## Sine_wave
module Sine_wave
    #(
        parameter DATA_WIDTH    = 12,
        parameter ANGLE_WIDTH   = 16
    )(
    input                       clk,
    input                       reset,
    input                       ce,
    input  [DATA_WIDTH:0]       ampl,  
    input  [ANGLE_WIDTH-1:0]    step,  
    output [DATA_WIDTH:0]    sin_wave,
    output [DATA_WIDTH:0]    cos_wave   
);
Size in the first run: about 5700 cells after synthesis, about 720 flip-flops, ~58 I/O pins, roughly 49000 um^2 of cells after synthesis.
clock: 2.42 ns
lec_check: 0
cap_margin: 20
core_margin: 2
core_utilization: 72
cts_cluster_diameter: 337
cts_cluster_size: 48
max_routing_layer: met4
place_density_lb_addon: 0.0
setup_slack_margin: 0.68
slew_margin: 20
tns_end_percent: 5
run.sh (not shown) runs the stock make flow with config.mk's settings and CLKGATE_MAP_FILE=.
The starting point did not get past clock tree synthesis on DPL-0033.
Change:
- CAP_MARGIN: 20 -> 5
- CTS_CLUSTER_DIAMETER: 337 -> not set
- CTS_CLUSTER_SIZE: 48 -> not set
- MAX_ROUTING_LAYER: met4 -> not set
- PLACE_DENSITY_LB_ADDON: 0.0 -> not set
- SETUP_SLACK_MARGIN: 0.68 -> not set
- TNS_END_PERCENT: 5 -> not set
- clock period: 2.42 -> 2.99 ns (I/O delays scaled with it)
Result: The changed run ended with an error in clock tree synthesis. Area after synthesis does not change. Die area is unchanged. Synthesized cell count does not change.
Change:
- CAP_MARGIN: 5 -> 20
- CTS_CLUSTER_DIAMETER: not set -> 53
- SETUP_SLACK_MARGIN: not set -> -0.07
- clock period: 2.99 -> 3.39 ns (I/O delays scaled with it)
The changed run finished with setup timing left.
Area after synthesis does not change.
Die size does not change.
Synthesized cell count is unchanged.


## job 137
The RTL this note starts from:
==> flow/design.v <==
`timescale 1ns / 1ps
module rotator
    #( 
    parameter DATA_WIDTH    = 12,
    parameter ANGLE_WIDTH   = 16,
    parameter ROTATOR_NUMBER = 1
    )(  
    input                                   clk,
    input                                   rst,
    input  wire signed [DATA_WIDTH:0]       x_i,
    input  wire signed [DATA_WIDTH:0]       y_i,
    input  wire signed [ANGLE_WIDTH:0]      z_i,
    input              [1:0]                quarter_in,
    input  wire        [ANGLE_WIDTH:0]      atan,
    output reg signed  [DATA_WIDTH:0]       x_o,
    output reg signed  [DATA_WIDTH:0]       y_o,
    output reg signed  [ANGLE_WIDTH:0]      z_o,
    output reg         [1:0]                quarter_out
);
wire signed [DATA_WIDTH:0] shifted_x;
wire signed [DATA_WIDTH:0] shifted_y;
assign shifted_x = x_i >>> ROTATOR_NUMBER;
assign shifted_y = y_i >>> ROTATOR_NUMBER;
always@(posedge clk)begin
    if (rst) begin
        x_o <= 0;
        y_o <= 0;
        z_o <= 0;
        quarter_out <=0;
    end else begin
        quarter_out <= quarter_in;
        if (z_i > 0) begin
            x_o <= x_i - shifted_y;
            y_o <= y_i + shifted_x;
            z_o <= z_i - atan;
        end else begin
            x_o <= x_i + shifted_y;
            y_o <= y_i - shifted_x;
            z_o <= z_i + atan;
        end
    end
end
endmodule
`timescale 1ns / 1ps
module cordic#(
    parameter DATA_WIDTH    = 12,
    parameter ANGLE_WIDTH   = 16
    )(
    input                           clk,
    input                           rst,
    input  signed [DATA_WIDTH:0]    x_i,
    input         [1:0]             quarter_in,
    input         [ANGLE_WIDTH-1:0]   theta_i,  
    output signed [DATA_WIDTH:0]    x_o,
    output signed [DATA_WIDTH:0]    y_o,
    output        [1:0]             quarter_out
    );
parameter ROTATORS_COUNT = 16;
genvar i;
wire signed   [DATA_WIDTH:0]  x_wire     [ROTATORS_COUNT:0]; 
wire signed   [DATA_WIDTH:0]  y_wire     [ROTATORS_COUNT:0]; 
wire signed   [ANGLE_WIDTH:0] z_wire     [ROTATORS_COUNT:0]; 
wire          [1:0]           quarter    [ROTATORS_COUNT:0]; 
assign x_wire[0][DATA_WIDTH:0] = x_i[DATA_WIDTH:0];
assign y_wire[0][DATA_WIDTH:0] = 0;
assign z_wire[0][ANGLE_WIDTH:0] = theta_i[ANGLE_WIDTH-1:0];
assign quarter[0][1:0] = quarter_in[1:0];
assign x_o[DATA_WIDTH:0] = x_wire[ROTATORS_COUNT][DATA_WIDTH:0];
assign y_o[DATA_WIDTH:0] = y_wire[ROTATORS_COUNT][DATA_WIDTH:0];
assign quarter_out[1:0] = quarter[ROTATORS_COUNT][1:0];
generate
    for(i=0; i < ROTATORS_COUNT; i = i + 1) begin
        rotator
        #( 
        .DATA_WIDTH    (DATA_WIDTH),
        .ANGLE_WIDTH   (ANGLE_WIDTH),
        .ROTATOR_NUMBER(i)
        ) rotator (  
        .clk        ( clk ),
        .rst        ( rst ),
        .x_i        ( x_wire[i][DATA_WIDTH:0]   ),
        .y_i        ( y_wire[i][DATA_WIDTH:0]   ),
        .z_i        ( z_wire[i][ANGLE_WIDTH:0]  ),
        .quarter_in (quarter[i]                 ),
        .atan       ( tanangle(i)               ),
        .x_o        ( x_wire[i+1][DATA_WIDTH:0] ),
        .y_o        ( y_wire[i+1][DATA_WIDTH:0] ),
        .z_o        ( z_wire[i+1][ANGLE_WIDTH:0]),
        .quarter_out( quarter[i+1]              )
        );
    end
endgenerate
function [ANGLE_WIDTH:0] tanangle;
    input [3:0] i;
begin
    case (i)
    4'b0000: tanangle = 25723;  
    4'b0001: tanangle = 15204;  
    4'b0010: tanangle = 8028;  
    4'b0011: tanangle = 4076;  
    4'b0100: tanangle = 2045;  
    4'b0101: tanangle = 1022;  
    4'b0110: tanangle = 511;  
    4'b0111: tanangle = 256;  
    4'b1000: tanangle = 128;  
    4'b1001: tanangle = 65;  
    4'b1010: tanangle = 32;  
    4'b1011: tanangle = 16;  
    4'b1100: tanangle = 8;  
    4'b1101: tanangle = 4;  
    4'b1110: tanangle = 2;  
    4'b1111: tanangle = 1;  
    endcase
    end
endfunction
endmodule
`timescale 1ns / 1ps
module Sine_wave
    #(
        parameter DATA_WIDTH    = 12,
        parameter ANGLE_WIDTH   = 16
    )(
    input                       clk,
    input                       reset,
    input                       ce,
    input  [DATA_WIDTH:0]       ampl,  
    input  [ANGLE_WIDTH-1:0]    step,  
    output [DATA_WIDTH:0]    sin_wave,
    output [DATA_WIDTH:0]    cos_wave   
);
localparam  MID_LVL = 2 << (DATA_WIDTH-1);
localparam angle_90 = 51315; 
wire signed [DATA_WIDTH:0] Xo_cordic, Yo_cordic;
reg [ANGLE_WIDTH-1:0] angle ;
wire [1:0] quarter;
localparam QUARTER_1 = 0;
localparam QUARTER_2 = 1;
localparam QUARTER_3 = 2;
localparam QUARTER_4 = 3;
reg [2:0] state;
cordic # (
    .DATA_WIDTH    (DATA_WIDTH),
    .ANGLE_WIDTH   (ANGLE_WIDTH)
    ) cordic ( 
    .clk        ( clk), 
    .rst        ( reset      ),
    .x_i        ( ampl       ), 
    .quarter_in ( state      ),
    .theta_i    ( angle      ),
    .x_o        ( Xo_cordic  ), 
    .y_o        ( Yo_cordic  ),
    .quarter_out( quarter    )
);
assign sin_wave = (quarter == QUARTER_1) | (quarter == QUARTER_2) ? MID_LVL + Yo_cordic : MID_LVL -Yo_cordic;
assign cos_wave = (quarter == QUARTER_1) | (quarter == QUARTER_4) ? MID_LVL + Xo_cordic : MID_LVL -Xo_cordic;
always@(posedge clk)begin
    if (!ce) begin
    end else if (reset) begin
        state <= QUARTER_1;
        angle <= 0;
    end else begin
        case (state)
            QUARTER_1: begin
                if (angle < angle_90 - step)
                    angle <= angle + step;
                else begin
                    state <= QUARTER_2;
                end
            end
            QUARTER_2: begin
                if (angle > step)
                    angle <= angle - step;
                else begin
                    state <= QUARTER_3;
                end
            end
            QUARTER_3: begin
                if (angle < angle_90 - step)
                    angle <= angle + step;
                else begin
                    state <= QUARTER_4;
                end
            end
            QUARTER_4: begin
                if (angle > step)
                    angle <= angle - step;
                else begin
                    state <= QUARTER_1;
                end
            end
        endcase
    end
end
endmodule
clock: 2.42 ns
lec_check: 0
cap_margin: 20
core_margin: 2
core_utilization: 72
cts_cluster_size: 48
place_density_lb_addon: 0.0
setup_slack_margin: 0.69
slew_margin: 20
Job 137 did not finish; the tool stopped in clock tree synthesis with error DPL-0038.
Setup changes, job 137 to job 8665
- setting PLACE_DENSITY to 0.66 for the first time
- changing CTS_CLUSTER_SIZE from 48 to 32
- removing SETUP_SLACK_MARGIN (formerly 0.69)
- setting CTS_CLUSTER_DIAMETER to 358 for the first time
- removing PLACE_DENSITY_LB_ADDON (formerly 0.0)
- changing the clock period (ns, I/O delays scaled along) from 2.42 to 2.34
Notes after the runs:
The log for job 8665 ends in detailed placement with error DPL-0033, so the run never completed.
Delta (job 8665 minus job 137): fraction of synthesis flops using an asynchronous set or reset pin held; number of buffer cells added on primary ports held; share of synthesized area occupied by flip-flops and latches held; count of boundary I/O pins held.
Between job 137 and job 8665, the synthesized cell area does not differ in any meaningful way.
Reported for job 8665 and job 137, overall chip area turned out identical to the last digit.
--- input diff job 8665..job 5331 ---
- SETUP_SLACK_MARGIN: unset -> -0.29
- CTS_CLUSTER_DIAMETER: 358 -> unset
- CTS_CLUSTER_SIZE: 32 -> unset
- PLACE_DENSITY: 0.66 -> unset
- CORE_UTILIZATION: 72 -> 70
- the clock period (ns, I/O delays scaled along): 2.34 -> 2.94
## What came out
Flow for job 5331 halted at global routing, error code DPL-0038. Comparing job 8665 and job 5331, final estimated routing congestion in global placement is higher on job 8665. Compared with job 8665, cell row count in job 5331 increased slightly. Taking job 8665 as the reference, in job 5331 synthesized area neither gained nor lost much, standard cell core area picked up an extra about 2.5%, die size picked up an extra about 2.8%.
### job 5331 -> job 7569
- SETUP_SLACK_MARGIN: -0.29 -> unset
- ABC_AREA: unset -> 1
- GPL_ROUTABILITY_DRIVEN: unset -> 0
- CORE_UTILIZATION: 70 -> 40
- the clock period (ns, I/O delays scaled along): 2.94 -> 3.53
[summary]
Job 7569 was carried through to the last stage, and its layout satisfied the timing, design-rule and antenna checks.
Diff job 5331..job 7569 | count of H-tree levels built during CTS | unchanged
Lower synthesized cell count among job 7569 and job 5331: job 5331
Die size sits higher in job 7569 than in job 5331.
